== run a ==
Design cpu, start of the top module:
module cpu (
    input  clk,
    input  rst_n,
    input  [31:0] instr,
    input  [31:0] ram_data2,
    input  [10:0] start_pc,
    input  [3:0]  reg_addr,   
    output logic         waiting,
    output logic         ram_w_en1,
    output logic         ram_w_en2,
    output logic [10:0]  ram_addr2,
    output logic [31:0]  ram_in2,
    output logic [31:0]  status_out,
    output logic [31:0]  datapath_out,
    output logic [10:0]  pc_out,
    output logic [31:0]  reg_output
);
For scale: about 590 flip-flops, roughly 230 I/O pins, about 48000 sq um of cells after synthesis.
clock: 6.59 ns
lec_check: 0
cap_margin: 40
core_margin: 2
core_utilization: 67
cts_cluster_diameter: 356
cts_cluster_size: 98
place_density: 0.38
slew_margin: 20
tns_end_percent: 5
run.sh (not shown) runs the stock make flow with config.mk's settings and CLKGATE_MAP_FILE=.
In the summary table, run a is marked failed, with error GRT-0228 raised in global routing (5_1_grt).
Relative to run a, the following input files were edited for run b:
- removing CTS_CLUSTER_DIAMETER (formerly 356)
- removing TNS_END_PERCENT (formerly 5)
- changing CORE_UTILIZATION from 67 to 40
- removing PLACE_DENSITY (formerly 0.38)
- removing CTS_CLUSTER_SIZE (formerly 98)
- changing the clock period (ns, I/O delays scaled along) from 6.59 to 11.9
Results
Run b finished end to end and its layout was clean on timing, DRC and antenna. As far as portion of netlist area occupied by mux cells goes, run a and run b are indistinguishable; the numbers are identical. From run b to run a, area reported by Yosys stat did not move at all. Across both runs, number of instances in the placed design was lower for run b than for run a. Diff run b and run a: die size lower in run a. Row vertical die dimension: run b higher / run a lower.

========
Starting RTL as in the previous note.
==> flow/config.mk <==
export PLATFORM = sky130hd
export DESIGN_NAME = cpu
export DESIGN_NICKNAME = cpu
export VERILOG_FILES = /design/flow/design.v
export SDC_FILE = /design/flow/constraint.sdc
export NUM_CORES = 4
export LEC_CHECK = 0
export CAP_MARGIN = 20
export CELL_PAD_IN_SITES_DETAIL_PLACEMENT = 1
export CELL_PAD_IN_SITES_GLOBAL_PLACEMENT = 3
export CORE_ASPECT_RATIO = 0.52
export CORE_MARGIN = 3
export CORE_UTILIZATION = 67
export CTS_CLUSTER_DIAMETER = 328
export CTS_CLUSTER_SIZE = 17
export GPL_ROUTABILITY_DRIVEN = 1
export GPL_TIMING_DRIVEN = 0
export MAX_ROUTING_LAYER = met5
export MIN_ROUTING_LAYER = met2
export PLACE_DENSITY_LB_ADDON = 0.26
export SETUP_SLACK_MARGIN = 1.77
export SLEW_MARGIN = 10
export TNS_END_PERCENT = 15
==> flow/constraint.sdc <==
create_clock -name core_clock -period 7.01 [get_ports {clk}]
set_input_delay 1.4020 -clock core_clock [delete_from_list [all_inputs] [get_ports {clk}]]
set_output_delay 1.4020 -clock core_clock [all_outputs]
set_load 0.01 [all_outputs]
The first run ended with an error in global placement without I/O.
Next try:
Settings changed: CELL_PAD_IN_SITES_DETAIL_PLACEMENT 1 to default, CELL_PAD_IN_SITES_GLOBAL_PLACEMENT 3 to default, CORE_MARGIN 3 to 2, CTS_CLUSTER_DIAMETER 328 to default, GPL_ROUTABILITY_DRIVEN 1 to 0, MAX_ROUTING_LAYER met5 to default, SLEW_MARGIN 10 to 20, TNS_END_PERCENT 15 to default.
Clock period 7.01 ns to 12.0 ns, I/O delays scaled along.
Result: The new run aborted during global routing on GRT-0116. Synthesized cell count does not change. Area after synthesis does not change. Die size decreases by 1.5%.
Next try:
Settings changed: CAP_MARGIN 20 to 40, CORE_ASPECT_RATIO 0.52 to default, CORE_UTILIZATION 67 to 58, CTS_CLUSTER_SIZE 17 to default, GPL_ROUTABILITY_DRIVEN 0 to default, GPL_TIMING_DRIVEN 0 to default, MIN_ROUTING_LAYER met2 to default, PLACE_DENSITY_LB_ADDON 0.26 to default, SETUP_SLACK_MARGIN 1.77 to default, TNS_END_PERCENT from default to 5.
Clock period 12.0 ns to 9.5 ns, I/O delays scaled along.
The changed run finished clean; synthesized cell count does not change; area after synthesis is unchanged; die size is higher by about a fifth.
